==> job 2706: inputs <==
## div_unit
module div_unit
(
    input  logic        clk,
    input  logic        rst,
    input  logic        issue,           
    input  logic [2:0]  funct3,          
    input  logic [6:0]  opcode,
    input  logic [4:0]  rd,
    input  logic [5:0]  pd,
    input  logic [2:0]  rob_idx,
    input  logic [31:0] pc,
    input  logic [31:0] ps1_value,
    input  logic [31:0] ps2_value,
    output logic        ready,           
    input  logic        cdb_dequeue,     
    output logic        res_valid,
    output logic [4:0]  res_rd,
    output logic [5:0]  res_pd,
    output logic [2:0]  res_rob_idx,
    output logic [31:0] res_value,
    output logic [31:0] res_rs1_value,
    output logic [31:0] res_rs2_value,
    output logic [31:0] res_pc,
    output logic [31:0] res_pc_next,
    output logic [6:0]  res_opcode
);
rv32i_types::rs_to_div_t rs;
rv32i_types::cdb_entry_t res;
always_comb begin
    rs               = '0;
    rs.valid         = issue;
    rs.funct3        = funct3;
    rs.opcode        = opcode;
    rs.rd            = rd;
    rs.pd            = pd;
    rs.rob_entry_idx = rob_idx;
    rs.pc            = pc;
end
divider_exec div (
    .rs_to_div                  (rs),
    .ps1_value                  (ps1_value),
    .ps2_value                  (ps2_value),
  ...
Settings: LEC_CHECK=0, CAP_MARGIN=20, CELL_PAD_IN_SITES_DETAIL_PLACEMENT=0, CELL_PAD_IN_SITES_GLOBAL_PLACEMENT=1, CORE_MARGIN=7, CORE_UTILIZATION=40, CTS_CLUSTER_DIAMETER=392, HOLD_SLACK_MARGIN=0.11, MAX_ROUTING_LAYER=met4, MIN_ROUTING_LAYER=met2, PLACE_DENSITY_LB_ADDON=0.19, SETUP_SLACK_MARGIN=0.23, SLEW_MARGIN=20; clock period 5.5 ns.
run.sh (not shown) runs the stock make flow with config.mk's settings and CLKGATE_MAP_FILE=.
==> job 7606 (differences from job 2706) <==
Settings changed: ABC_AREA set to 1, CAP_MARGIN 20 to 0, CELL_PAD_IN_SITES_DETAIL_PLACEMENT 0 to 2, CELL_PAD_IN_SITES_GLOBAL_PLACEMENT 1 to not set, CORE_MARGIN 7 to 2, CORE_UTILIZATION 40 to 62, CTS_CLUSTER_DIAMETER 392 to 290, CTS_CLUSTER_SIZE set to 98, GPL_ROUTABILITY_DRIVEN set to 0, GPL_TIMING_DRIVEN set to 0, HOLD_SLACK_MARGIN 0.11 to not set, PLACE_DENSITY_LB_ADDON 0.19 to 0.04, SETUP_SLACK_MARGIN 0.23 to not set, TNS_END_PERCENT set to 35.
==> flow/constraint.sdc (replaced) <==
create_clock -name core_clock -period 3.93 [get_ports {clk}]
set_input_delay 0.7860 -clock core_clock [delete_from_list [all_inputs] [get_ports {clk}]]
set_output_delay 0.7860 -clock core_clock [all_outputs]
set_load 0.01 [all_outputs]
==> job 2359 (differences from job 2706) <==
Settings changed: CAP_MARGIN 20 to 40, CELL_PAD_IN_SITES_DETAIL_PLACEMENT 0 to not set, CELL_PAD_IN_SITES_GLOBAL_PLACEMENT 1 to not set, CORE_MARGIN 7 to 2, CORE_UTILIZATION 40 to 70, CTS_CLUSTER_DIAMETER 392 to 43, CTS_CLUSTER_SIZE set to 31, GPL_TIMING_DRIVEN set to 1, HOLD_SLACK_MARGIN 0.11 to not set, MAX_ROUTING_LAYER met4 to not set, MIN_ROUTING_LAYER met2 to not set, PLACE_DENSITY_LB_ADDON 0.19 to 0.28, SETUP_SLACK_MARGIN 0.23 to -0.02, TNS_END_PERCENT set to 55.
==> flow/constraint.sdc (replaced) <==
create_clock -name core_clock -period 4.2 [get_ports {clk}]
set_input_delay 0.8400 -clock core_clock [delete_from_list [all_inputs] [get_ports {clk}]]
set_output_delay 0.8400 -clock core_clock [all_outputs]
set_load 0.01 [all_outputs]
==> qor summary <==
quantity                                                     job 7606                  job 2359              job 2706
Result of the run                                      did not finish  finished with violations        finished clean
Failing step                                             3_5_place_dp                         -                     -
Layout check failures                                               -      negative setup slack                     -
End point of the critical path                                      -             res_value[24]         res_value[30]
Clock tree cell share of total cell area                            -                     5.01%                 5.20%
Sequential fraction of total cell area                              -                     36.3%                 37.4%
Mean area per synthesized cell                               7.41 um2                  9.78 um2              9.78 um2
Global Route Usage Sum                                              -                     46.4%                 35.8%
Worst Clk Skew                                                      -                 0.0197 ns             0.0257 ns
Post-synth area from yosys stat                            0.0189 mm2                0.0169 mm2            0.0169 mm2
Critical Path Source                                                -      div.div_ip.r_reg[10]  div.div_ip.r_reg[10]
WHS Path Cells                                                      -                         2                     2
Post-CTS Hold Buffers                                               -                         0                     0
Number of detailed-route iterations in the first pass               -                         8                    10
Slew of the pin with the lowest slew margin                         -                  0.858 ns               1.19 ns
Die Footprint                                              0.0319 mm2                0.0254 mm2            0.0482 mm2
Starting density of the core                                    63.4%                     71.7%                 40.4%
Final cell count without fillers                                    -                     2,309                 2,465
Antenna violations before repair                                    -                         1                     0
Multi-input gate share of the layout cell area                      -                     37.6%                 37.2%
Routed wl met3                                                      -                   8250 um             22,500 um
Clock net sink count                                                -                       262                   262
Post-placement setup slack                                          -                 -0.342 ns              0.547 ns
Area share of and/or/nand/nor cells after synthesis             28.6%                     19.3%                 19.3%

* * *

==> inputs of 10-08 <==
div_unit again, from the RTL that the note above started with.
make LEC_CHECK=0 CAP_MARGIN=20 CELL_PAD_IN_SITES_DETAIL_PLACEMENT=1 CELL_PAD_IN_SITES_GLOBAL_PLACEMENT=2 CORE_MARGIN=10 CORE_UTILIZATION=40 CTS_CLUSTER_DIAMETER=110 HOLD_SLACK_MARGIN=0.11 MAX_ROUTING_LAYER=met4 PLACE_DENSITY_LB_ADDON=0.19 SETUP_SLACK_MARGIN=0.23 SLEW_MARGIN=20 finish   # period 5.5 ns
==> 02-18 (differences from 10-08) <==
ABC_AREA = 1   (was unset)
CAP_MARGIN = 25   (was 20)
CELL_PAD_IN_SITES_DETAIL_PLACEMENT = 2   (was 1)
CELL_PAD_IN_SITES_GLOBAL_PLACEMENT = unset   (was 2)
CORE_MARGIN = 2   (was 10)
CORE_UTILIZATION = 62   (was 40)
CTS_CLUSTER_DIAMETER = 290   (was 110)
CTS_CLUSTER_SIZE = 98   (was unset)
GPL_ROUTABILITY_DRIVEN = 0   (was unset)
GPL_TIMING_DRIVEN = 0   (was unset)
HOLD_SLACK_MARGIN = unset   (was 0.11)
MIN_ROUTING_LAYER = met2   (was unset)
PLACE_DENSITY = 0.8   (was unset)
PLACE_DENSITY_LB_ADDON = unset   (was 0.19)
SETUP_SLACK_MARGIN = unset   (was 0.23)
TNS_END_PERCENT = 55   (was unset)
==> flow/constraint.sdc (replaced) <==
create_clock -name core_clock -period 3.93 [get_ports {clk}]
set_input_delay 0.7860 -clock core_clock [delete_from_list [all_inputs] [get_ports {clk}]]
set_output_delay 0.7860 -clock core_clock [all_outputs]
set_load 0.01 [all_outputs]
==> 09-28 (differences from 10-08) <==
CAP_MARGIN = 40   (was 20)
CELL_PAD_IN_SITES_DETAIL_PLACEMENT = unset   (was 1)
CELL_PAD_IN_SITES_GLOBAL_PLACEMENT = unset   (was 2)
CORE_MARGIN = 2   (was 10)
CORE_UTILIZATION = 70   (was 40)
CTS_CLUSTER_DIAMETER = unset   (was 110)
CTS_CLUSTER_SIZE = 37   (was unset)
GPL_TIMING_DRIVEN = 1   (was unset)
HOLD_SLACK_MARGIN = -0.09   (was 0.11)
MAX_ROUTING_LAYER = unset   (was met4)
PLACE_DENSITY = 0.8   (was unset)
PLACE_DENSITY_LB_ADDON = unset   (was 0.19)
SETUP_SLACK_MARGIN = -0.35   (was 0.23)
TNS_END_PERCENT = 55   (was unset)
==> flow/constraint.sdc (replaced) <==
create_clock -name core_clock -period 4.18 [get_ports {clk}]
set_input_delay 0.8360 -clock core_clock [delete_from_list [all_inputs] [get_ports {clk}]]
set_output_delay 0.8360 -clock core_clock [all_outputs]
set_load 0.01 [all_outputs]
==> results <==
	10-08	02-18	09-28
Non-clock inverter instance count of the final layout	62	-	62
Cell repeated most along the worst path	or4_4	-	or4_4
RePlAce Congestion	0.883	-	0.995
Post-route DRC violation count	0	-	0
Result of the run	no timing/DRC/antenna violations	aborted with a tool error	complete, but fails checks
Failing step	-	detailed placement (3_5_place_dp)	-
Violated checks	-	-	negative setup slack
Reg-to-reg endpoint	div.div_ip.r_reg[21]	-	div.div_ip.r_reg[11]
Clock-pin slew of the registers on the worst-case setup and hold paths	0.06 ns	-	0.06 ns
Maximum fanout along the worst path	6	-	3
Stage-log warning count	32	-	33
Worst setup skew after layout	0.0125 ns	-	0.0117 ns
Clock Power Share	0.318	-	0.279
Cells after Synth	1726	2549	1726
Final standard cell count with taps included and fillers excluded	2463	-	2290
Total power	0.00718 W	-	0.00927 W
Worst setup endpoint	res_value[19]	-	res_value[29]
Fa+ha+maj area frac	0.0316	0.0282	0.0316
Post-detailed-routing wire length	59100 um	-	57800 um
Fraction of cell area in non-clock buffers	0.158	-	0.181
Power and IR drop assume default switching activity.
